==> inputs of v11 <==
==> flow/design.v <==
module buck_v1_0 #(
  parameter model_data_width = 25,
  parameter model_decimal_width = 16
)(
  input aclk, 
  input resetn, 
  input clock_enable,
  input pwm, 
  input signed [model_data_width-1:0] input_voltage,
  input signed [model_data_width-1:0] period_inductor,
  input signed [model_data_width-1:0] period_capacitor,
  input signed [model_data_width-1:0] inverse_resistor,
  output reg signed [model_data_width-1:0] inductor_current,
  output signed [model_data_width-1:0] capacitor_current,
  output signed [model_data_width-1:0] output_current,
  output reg signed [model_data_width-1:0] output_voltage  
);
  wire signed [model_data_width-1:0] voltage_diff;  
  wire signed [(model_data_width*2)-1:0] voltage_diff_intl_2width;  
  wire signed [model_data_width-1:0] voltage_diff_intl;  
  wire signed [(model_data_width*2)-1:0] capacitor_current_intc_2width;  
  wire signed [model_data_width-1:0] capacitor_current_intc;  
  wire signed [(model_data_width*2)-1:0] output_current_2width;  
  assign voltage_diff = pwm? input_voltage - output_voltage: -output_voltage;
  assign voltage_diff_intl_2width = voltage_diff * period_inductor;
  assign voltage_diff_intl = voltage_diff_intl_2width >>> model_decimal_width;
  always @(posedge aclk)
    if (!resetn)
      inductor_current <= 0;
    else 
      if (clock_enable)
        inductor_current <= inductor_current + voltage_diff_intl;
  assign capacitor_current = inductor_current - output_current;
  assign capacitor_current_intc_2width = capacitor_current * period_capacitor;
  assign capacitor_current_intc = capacitor_current_intc_2width >>> model_decimal_width;
  always @(posedge aclk)
    if (!resetn)
      output_voltage <= 0;
    else 
      if (clock_enable)
        output_voltage <= output_voltage + capacitor_current_intc;
  assign output_current_2width = output_voltage * inverse_resistor;
  assign output_current = output_current_2width >>> model_decimal_width;
endmodule
==> flow/run.sh <==
#!/bin/bash
# the make line also repeats each setting of config.mk as NAME=value (left out here)
make -C /OpenROAD-flow-scripts/flow DESIGN_CONFIG=/design/flow/config.mk WORK_HOME=/design/flow/orfs CLKGATE_MAP_FILE= finish
==> flow/config.mk <==
export PLATFORM = sky130hd
export DESIGN_NAME = buck_v1_0
export DESIGN_NICKNAME = buck_v1_0
export VERILOG_FILES = /design/flow/design.v
export SDC_FILE = /design/flow/constraint.sdc
export NUM_CORES = 4
export LEC_CHECK = 0
export ABC_AREA = 1
export CAP_MARGIN = 20
export CELL_PAD_IN_SITES_GLOBAL_PLACEMENT = 2
export CORE_MARGIN = 10
export CORE_UTILIZATION = 40
export CTS_CLUSTER_DIAMETER = 391
export GPL_TIMING_DRIVEN = 0
export MAX_ROUTING_LAYER = met4
export SLEW_MARGIN = 20
export TNS_END_PERCENT = 80
==> flow/constraint.sdc <==
create_clock -name core_clock -period 28.0 [get_ports {aclk}]
set_input_delay 5.6000 -clock core_clock [delete_from_list [all_inputs] [get_ports {aclk}]]
set_output_delay 5.6000 -clock core_clock [all_outputs]
set_load 0.01 [all_outputs]
==> inputs of v10, as changes to v11 <==
ABC_AREA = unset   (was 1)
CTS_CLUSTER_DIAMETER = unset   (was 391)
MAX_ROUTING_LAYER = unset   (was met4)
TNS_END_PERCENT = unset   (was 80)
==> inputs of v34, as changes to v11 <==
ABC_AREA = unset   (was 1)
CAP_MARGIN = 15   (was 20)
CELL_PAD_IN_SITES_GLOBAL_PLACEMENT = unset   (was 2)
CORE_MARGIN = 2   (was 10)
CORE_UTILIZATION = 72   (was 40)
CTS_CLUSTER_DIAMETER = 155   (was 391)
GPL_TIMING_DRIVEN = unset   (was 0)
TNS_END_PERCENT = unset   (was 80)
==> flow/constraint.sdc (replaced) <==
create_clock -name core_clock -period 14.1 [get_ports {aclk}]
set_input_delay 2.8200 -clock core_clock [delete_from_list [all_inputs] [get_ports {aclk}]]
set_output_delay 2.8200 -clock core_clock [all_outputs]
set_load 0.01 [all_outputs]
==> flow_summary_export.csv <==
group,metric,value,unit
clocking,path_clk_slew,90,ps
die,design.core.area,0.165,mm2
detailed_routing,num_vias,55300,
yosys,ys_sh_simple,0.169,
cells_and_area,clkCellAreaFrac,0.00244,
cells_and_area,syn2layout_area_growth,7.06,%
detailed_routing,wl_met1,121,mm
yosys,area_leaders,"fa_1 50%, inv_1 14%, nand2_1 11%",
status,status,"no timing/DRC/antenna violations",
# the run above: v11

==> flow_summary_export.csv <==
group,metric,value,unit
status,status,"no timing/DRC/antenna violations",
cells_and_area,clkCellAreaFrac,0.00219,
yosys,ys_sh_simple,0.164,
detailed_routing,num_vias,47300,
cells_and_area,syn2layout_area_growth,7.93,%
yosys,area_leaders,"fa_1 52%, inv_1 11%, ha_1 9.4%",
clocking,path_clk_slew,90,ps
# the run above: v10

==> flow_summary_export.csv <==
group,metric,value,unit
die,rows,109,
worst_setup_path,cpPeakStageDelay,570,ps
grt,grt_max_degree,51,
sta,fin_ws,-5370,ps
cells_and_area,clkCellAreaFrac,0.00203,
cells_and_area,largest_class,"logic gates",
status,so_faults,"negative setup slack",
yosys,ys_sh_simple,0.164,
die,design.core.area,0.0882,mm2
sta,setup_viol,29,
status,status,"complete, but fails checks",
# the run above: v34


========
==> run a <==
Starts from the design.v that is shown in full above.
Settings: LEC_CHECK=0, CAP_MARGIN=20, CORE_ASPECT_RATIO=0.5, CORE_MARGIN=2, CORE_UTILIZATION=65, CTS_CLUSTER_SIZE=11, HOLD_SLACK_MARGIN=0.28, SLEW_MARGIN=20, TNS_END_PERCENT=5; clock period 28.0 ns.
run.sh (not shown) runs the stock make flow with config.mk's settings and CLKGATE_MAP_FILE=.
==> inputs of run b, as changes to run a <==
- CORE_ASPECT_RATIO: 0.5 -> unset
- CORE_UTILIZATION: 65 -> 40
- CTS_CLUSTER_SIZE: 11 -> unset
- GPL_ROUTABILITY_DRIVEN: unset -> 0
- HOLD_SLACK_MARGIN: 0.28 -> unset
- MAX_ROUTING_LAYER: unset -> met4
- TNS_END_PERCENT: 5 -> unset
==> inputs of run c, as changes to run a <==
- CORE_ASPECT_RATIO: 0.5 -> unset
- CORE_UTILIZATION: 65 -> 40
- CTS_CLUSTER_SIZE: 11 -> 22
- GPL_ROUTABILITY_DRIVEN: unset -> 0
- HOLD_SLACK_MARGIN: 0.28 -> unset
- MAX_ROUTING_LAYER: unset -> met4
- TNS_END_PERCENT: 5 -> unset
==> flow/constraint.sdc (replaced) <==
create_clock -name core_clock -period 16.9 [get_ports {aclk}]
set_input_delay 3.3800 -clock core_clock [delete_from_list [all_inputs] [get_ports {aclk}]]
set_output_delay 3.3800 -clock core_clock [all_outputs]
set_load 0.01 [all_outputs]
==> results <==
Outcome: run c failed layout checks; run b finished clean; run a finished clean
Violated checks: run c setup timing; run b -; run a -
Core area: run c 158700 um2; run b 158700 um2; run a 97700 um2
Post-cts gate resize count: run c 220; run b 0; run a 0
Post-route clock period utilization: run c 1.151; run b 0.8898; run a 0.8782
Final setup skew: run c 0.01380 ns; run b 0.01027 ns; run a 0.009276 ns
Tool warning count: run c 30; run b 27; run a 29
Count of routing violations after the opening detailed-route iteration: run c 2813; run b 3157; run a 3648
Logic gate fraction of the total cell area: run c 0.7524; run b 0.7995; run a 0.8134
Util after Layout: run c 0.4718; run b 0.4333; run a 0.6922
Worst max-slew margin expressed relative to the limit: run c 0.2165; run b 0.2388; run a 0.1829
Post-DR vias/cell: run c 4.997; run b 5.109; run a 5.648
Critical path depth: run c 73; run b 75; run a 74

========
==> inputs of build 18 <==
Starts from the design.v that is shown in full above.
clock: 10.5 ns
lec_check: 0
abc_area: 1
cap_margin: 0
cell_pad_in_sites_global_placement: 0
core_margin: 2
core_utilization: 72
cts_cluster_diameter: 183
cts_cluster_size: 16
gpl_routability_driven: 1
min_routing_layer: met1
place_density_lb_addon: 0.08
setup_slack_margin: -0.63
slew_margin: 20
tns_end_percent: 95
==> trial 63 (differences from build 18) <==
Settings changed: ABC_AREA 1 to unset, CAP_MARGIN 0 to 20, CELL_PAD_IN_SITES_GLOBAL_PLACEMENT 0 to unset, CORE_UTILIZATION 72 to 65, CTS_CLUSTER_DIAMETER 183 to 362, CTS_CLUSTER_SIZE 16 to 100, GPL_ROUTABILITY_DRIVEN 1 to unset, MIN_ROUTING_LAYER met1 to unset, PLACE_DENSITY_LB_ADDON 0.08 to unset, SETUP_SLACK_MARGIN -0.63 to unset, TNS_END_PERCENT 95 to unset.
==> flow/constraint.sdc (replaced) <==
create_clock -name core_clock -period 42.3 [get_ports {aclk}]
set_input_delay 8.4600 -clock core_clock [delete_from_list [all_inputs] [get_ports {aclk}]]
set_output_delay 8.4600 -clock core_clock [all_outputs]
set_load 0.01 [all_outputs]
==> build 92 (differences from build 18) <==
Settings changed: ABC_AREA 1 to unset, CAP_MARGIN 0 to 20, CELL_PAD_IN_SITES_GLOBAL_PLACEMENT 0 to unset, CORE_UTILIZATION 72 to 40, CTS_CLUSTER_DIAMETER 183 to unset, CTS_CLUSTER_SIZE 16 to unset, GPL_ROUTABILITY_DRIVEN 1 to unset, MIN_ROUTING_LAYER met1 to unset, PLACE_DENSITY_LB_ADDON 0.08 to unset, SETUP_SLACK_MARGIN -0.63 to unset, TNS_END_PERCENT 95 to unset.
==> flow/constraint.sdc (replaced) <==
create_clock -name core_clock -period 25.4 [get_ports {aclk}]
set_input_delay 5.0800 -clock core_clock [delete_from_list [all_inputs] [get_ports {aclk}]]
set_output_delay 5.0800 -clock core_clock [all_outputs]
set_load 0.01 [all_outputs]
==> comparison <==
- Build 18 never finished: it broke off in 5_1_grt, error GRT-0232. Trial 63 finished with timing, DRC and antenna clean. Build 92 ran to the end with no violations.
- Between build 92 and trial 63, the lower core utilization is in build 92 (gap 26 points).
- Non-clock buffer count: trial 63 is lower than build 92 (32).
- Against trial 63, the synthesized area of build 18 is larger by 4.1%.
- The highest die area belongs to build 92, the lowest to build 18.
- Against trial 63, the worst hold slack of build 92 is worse by 0.021 ns.
- Sequential share of layout area is about the same in build 92 and trial 63.
- In count of clock-buffer cells in the layout, build 92 and trial 63 do not differ.
==> figures <==
|  | build 18 | build 92 | trial 63 |
|---|---|---|---|
| Topmost layer with routed signal wires | - | met4 | met5 |
| Core utilization before placement | 0.727 | 0.403 | 0.653 |
| Worst-case register-to-register setup slack | - | 6.50 ns | 22.70 ns |
| Placed Instances | 10.8k | 9284 | 8466 |
| Seq_cells | - | 50 | 50 |
| Share of synthesized cell area in and, or, nand and nor gates | 0.169 | 0.164 | 0.164 |
| Number of iterations in the first detailed-routing pass | - | 5 | 7 |
| Result of the run | did not finish | no timing/DRC/antenna violations | no timing/DRC/antenna violations |
| Last stage reached | 5_1_grt | - | - |
| HPWL Detailed | 204 mm | 152 mm | 138 mm |
| Worst setup path endpoint | - | output_voltage[24]$_SDFFE_PN0P_ | capacitor_current[24] |
| Number of buffers outside the clock class in the layout | - | 335 | 303 |
| Xor/xnor share | 0.0210 | 0.0323 | 0.0323 |
| Setup violation total in the final timing report | - | 0 | 0 |
| DIE WIDTH | 308 µm | 404 µm | 318 µm |
| Antenna diode count | - | 1 | 2 |

========
==> inputs of build 48 <==
// buck_v1_0: RTL as listed in full above, without the edits since
clock: 14.4 ns
lec_check: 0
abc_area: 1
cap_margin: 20
core_aspect_ratio: 0.5
core_margin: 2
core_utilization: 72
cts_cluster_diameter: 372
cts_cluster_size: 98
place_density: 0.39
slew_margin: 20
tns_end_percent: 30
==> trial 72 (differences from build 48) <==
CAP_MARGIN = 15   (was 20)
CORE_ASPECT_RATIO = not set   (was 0.5)
CTS_CLUSTER_DIAMETER = 299   (was 372)
CTS_CLUSTER_SIZE = not set   (was 98)
HOLD_SLACK_MARGIN = 0.29   (was not set)
MAX_ROUTING_LAYER = met4   (was not set)
PLACE_DENSITY = not set   (was 0.39)
TNS_END_PERCENT = not set   (was 30)
==> flow/constraint.sdc (replaced) <==
create_clock -name core_clock -period 14.1 [get_ports {aclk}]
set_input_delay 2.8200 -clock core_clock [delete_from_list [all_inputs] [get_ports {aclk}]]
set_output_delay 2.8200 -clock core_clock [all_outputs]
set_load 0.01 [all_outputs]
==> run notes <==
Figures from the flow reports.

Final timing:
- The last timing report of the flow puts the setup violation total at 35.
- The run gives the final worst setup slack as -3935 ps.

Status:
- The flow ran to the end, but the layout failed its checks.
- In this run the layout check failures are setup timing.

Placement:
- The run puts the total half-perimeter wirelength after legalization and detailed placement at 193600 um.
Source of the figures above: trial 72

==> run notes <==
Notes from the flow run.

Status:
- The flow did not finish.
- It got as far as global routing and failed there.
- The tool reported: "[ERROR GRT-0232] Routing congestion too high. Check the congestion heatmap in the GUI".

Placement:
- The run gives the total half-perimeter wirelength after legalization and detailed placement as between 200000 and 250000 um.

Yosys:
- The run gives the arithmetic-cell share of the synthesized area counting full adders, half adders and majority gates as 0.5889.
- The run gives the portion of synthesized cell area occupied by the leading cell type as 0.4985.
Source of the figures above: build 48


========
==> build 77 <==
RTL: the design.v shown in full above, as it stands there.
==> flow/config.mk <==
export PLATFORM = sky130hd
export DESIGN_NAME = buck_v1_0
export DESIGN_NICKNAME = buck_v1_0
export VERILOG_FILES = /design/flow/design.v
export SDC_FILE = /design/flow/constraint.sdc
export NUM_CORES = 4
export LEC_CHECK = 0
export ABC_AREA = 0
export CAP_MARGIN = 20
export CORE_ASPECT_RATIO = 0.5
export CORE_MARGIN = 2
export CORE_UTILIZATION = 72
export CTS_CLUSTER_DIAMETER = 362
export CTS_CLUSTER_SIZE = 100
export PLACE_DENSITY = 0.35
export SETUP_SLACK_MARGIN = 1.49
export SLEW_MARGIN = 20
export TNS_END_PERCENT = 5
==> flow/constraint.sdc <==
create_clock -name core_clock -period 14.5 [get_ports {aclk}]
set_input_delay 2.9000 -clock core_clock [delete_from_list [all_inputs] [get_ports {aclk}]]
set_output_delay 2.9000 -clock core_clock [all_outputs]
set_load 0.01 [all_outputs]
==> inputs of build 50, as changes to build 77 <==
ABC_AREA = 1   (was 0)
CORE_UTILIZATION = 64   (was 72)
CTS_CLUSTER_DIAMETER = 291   (was 362)
SETUP_SLACK_MARGIN = unset   (was 1.49)
==> flow/constraint.sdc (replaced) <==
create_clock -name core_clock -period 20.0 [get_ports {aclk}]
set_input_delay 4.0000 -clock core_clock [delete_from_list [all_inputs] [get_ports {aclk}]]
set_output_delay 4.0000 -clock core_clock [all_outputs]
set_load 0.01 [all_outputs]
==> summary of the runs <==
- Build 50 completed without violations. Build 77 produced a layout that fails on negative setup slack.
- Of build 50 and build 77, build 50 has the higher sequential share of layout area (gap 0.051 points).
- Global-route usage: build 77 is higher than build 50 (1.3 points).
- In build 77 the via count is lower than in build 50, by 6.8%.
- Against build 77, the core utilization of build 50 is lower by 15 points.
- In build 50 the area after synthesis is higher than in build 77, by about 4%.
- In sequential cell count, build 50 and build 77 do not differ.
- Between build 50 and build 77, the lower die size is in build 77 (gap 17%, measured against build 77).
- Of build 50 and build 77, build 50 has the higher synthesized cell count (gap 19%, measured against build 77).
- Worst setup slack: build 50 is better than build 77 (5.8 ns).
- Between build 50 and build 77, the lower worst hold slack is in build 50 (gap 0.075 ns).
- In build 50 the clock skew is lower than in build 77, by 0.0012 ns.

========
==> v28: inputs <==
Starts from the design.v that is shown in full above.
export LEC_CHECK = 0
export ABC_AREA = 0
export CAP_MARGIN = 15
export CORE_MARGIN = 2
export CORE_UTILIZATION = 72
export CTS_CLUSTER_DIAMETER = 299
export HOLD_SLACK_MARGIN = 0.29
export MAX_ROUTING_LAYER = met4
export SETUP_SLACK_MARGIN = 3.66
export SLEW_MARGIN = 20
create_clock -name core_clock -period 14.1 [get_ports {aclk}]
==> v23: changes against v28 <==
- ABC_AREA: 0 -> not set
- CAP_MARGIN: 15 -> 20
- CORE_ASPECT_RATIO: not set -> 0.5
- CORE_UTILIZATION: 72 -> 23
- CTS_CLUSTER_DIAMETER: 299 -> not set
- CTS_CLUSTER_SIZE: not set -> 11
- HOLD_SLACK_MARGIN: 0.29 -> not set
- MAX_ROUTING_LAYER: met4 -> not set
- PLACE_DENSITY: not set -> 0.78
- SETUP_SLACK_MARGIN: 3.66 -> not set
==> flow/constraint.sdc (replaced) <==
create_clock -name core_clock -period 28.0 [get_ports {aclk}]
set_input_delay 5.6000 -clock core_clock [delete_from_list [all_inputs] [get_ports {aclk}]]
set_output_delay 5.6000 -clock core_clock [all_outputs]
set_load 0.01 [all_outputs]
==> v8: changes against v28 <==
- CAP_MARGIN: 15 -> 20
- CORE_ASPECT_RATIO: not set -> 0.5
- CTS_CLUSTER_DIAMETER: 299 -> 362
- CTS_CLUSTER_SIZE: not set -> 100
- MAX_ROUTING_LAYER: met4 -> not set
- PLACE_DENSITY: not set -> 0.35
- SETUP_SLACK_MARGIN: 3.66 -> 1.49
- TNS_END_PERCENT: not set -> 5
==> flow/constraint.sdc (replaced) <==
create_clock -name core_clock -period 14.5 [get_ports {aclk}]
set_input_delay 2.9000 -clock core_clock [delete_from_list [all_inputs] [get_ports {aclk}]]
set_output_delay 2.9000 -clock core_clock [all_outputs]
set_load 0.01 [all_outputs]
==> flow_summary_export.csv <==
group,metric,value,unit
route,wl_per_cell,16.4,µm
timing,max_freq,40.7,MHz
critical_path,startpoint,"inverse_resistor[1]",
floorplanning,fp.dieW,750,µm
status,status,"no timing/DRC/antenna violations",
critical_path,reg2reg_slack,9.05,ns
place,dp_worst_setup_slack,3.49,ns
place,place_congestion,0.945,
Source of the figures above: v23

==> flow_summary_export.csv <==
group,metric,value,unit
status,status,"complete, but fails checks",
status,so.violations,"setup timing",
place,place_congestion,1.02,
timing,fin_ws,-5.01,ns
timing,setup_viol,30,
Source of the figures above: v8

==> flow_summary_export.csv <==
group,metric,value,unit
route,wl_per_cell,22.3,µm
timing,fin_ws,-5.93,ns
status,so.violations,"setup timing",
place,dp_worst_setup_slack,-5.70,ns
critical_path,reg2reg_slack,-3.79,ns
status,status,"complete, but fails checks",
place,place_congestion,1.08,
critical_path,startpoint,"inverse_resistor[2]",
timing,setup_viol,33,
floorplanning,fp.dieW,302,µm
Source of the figures above: v28

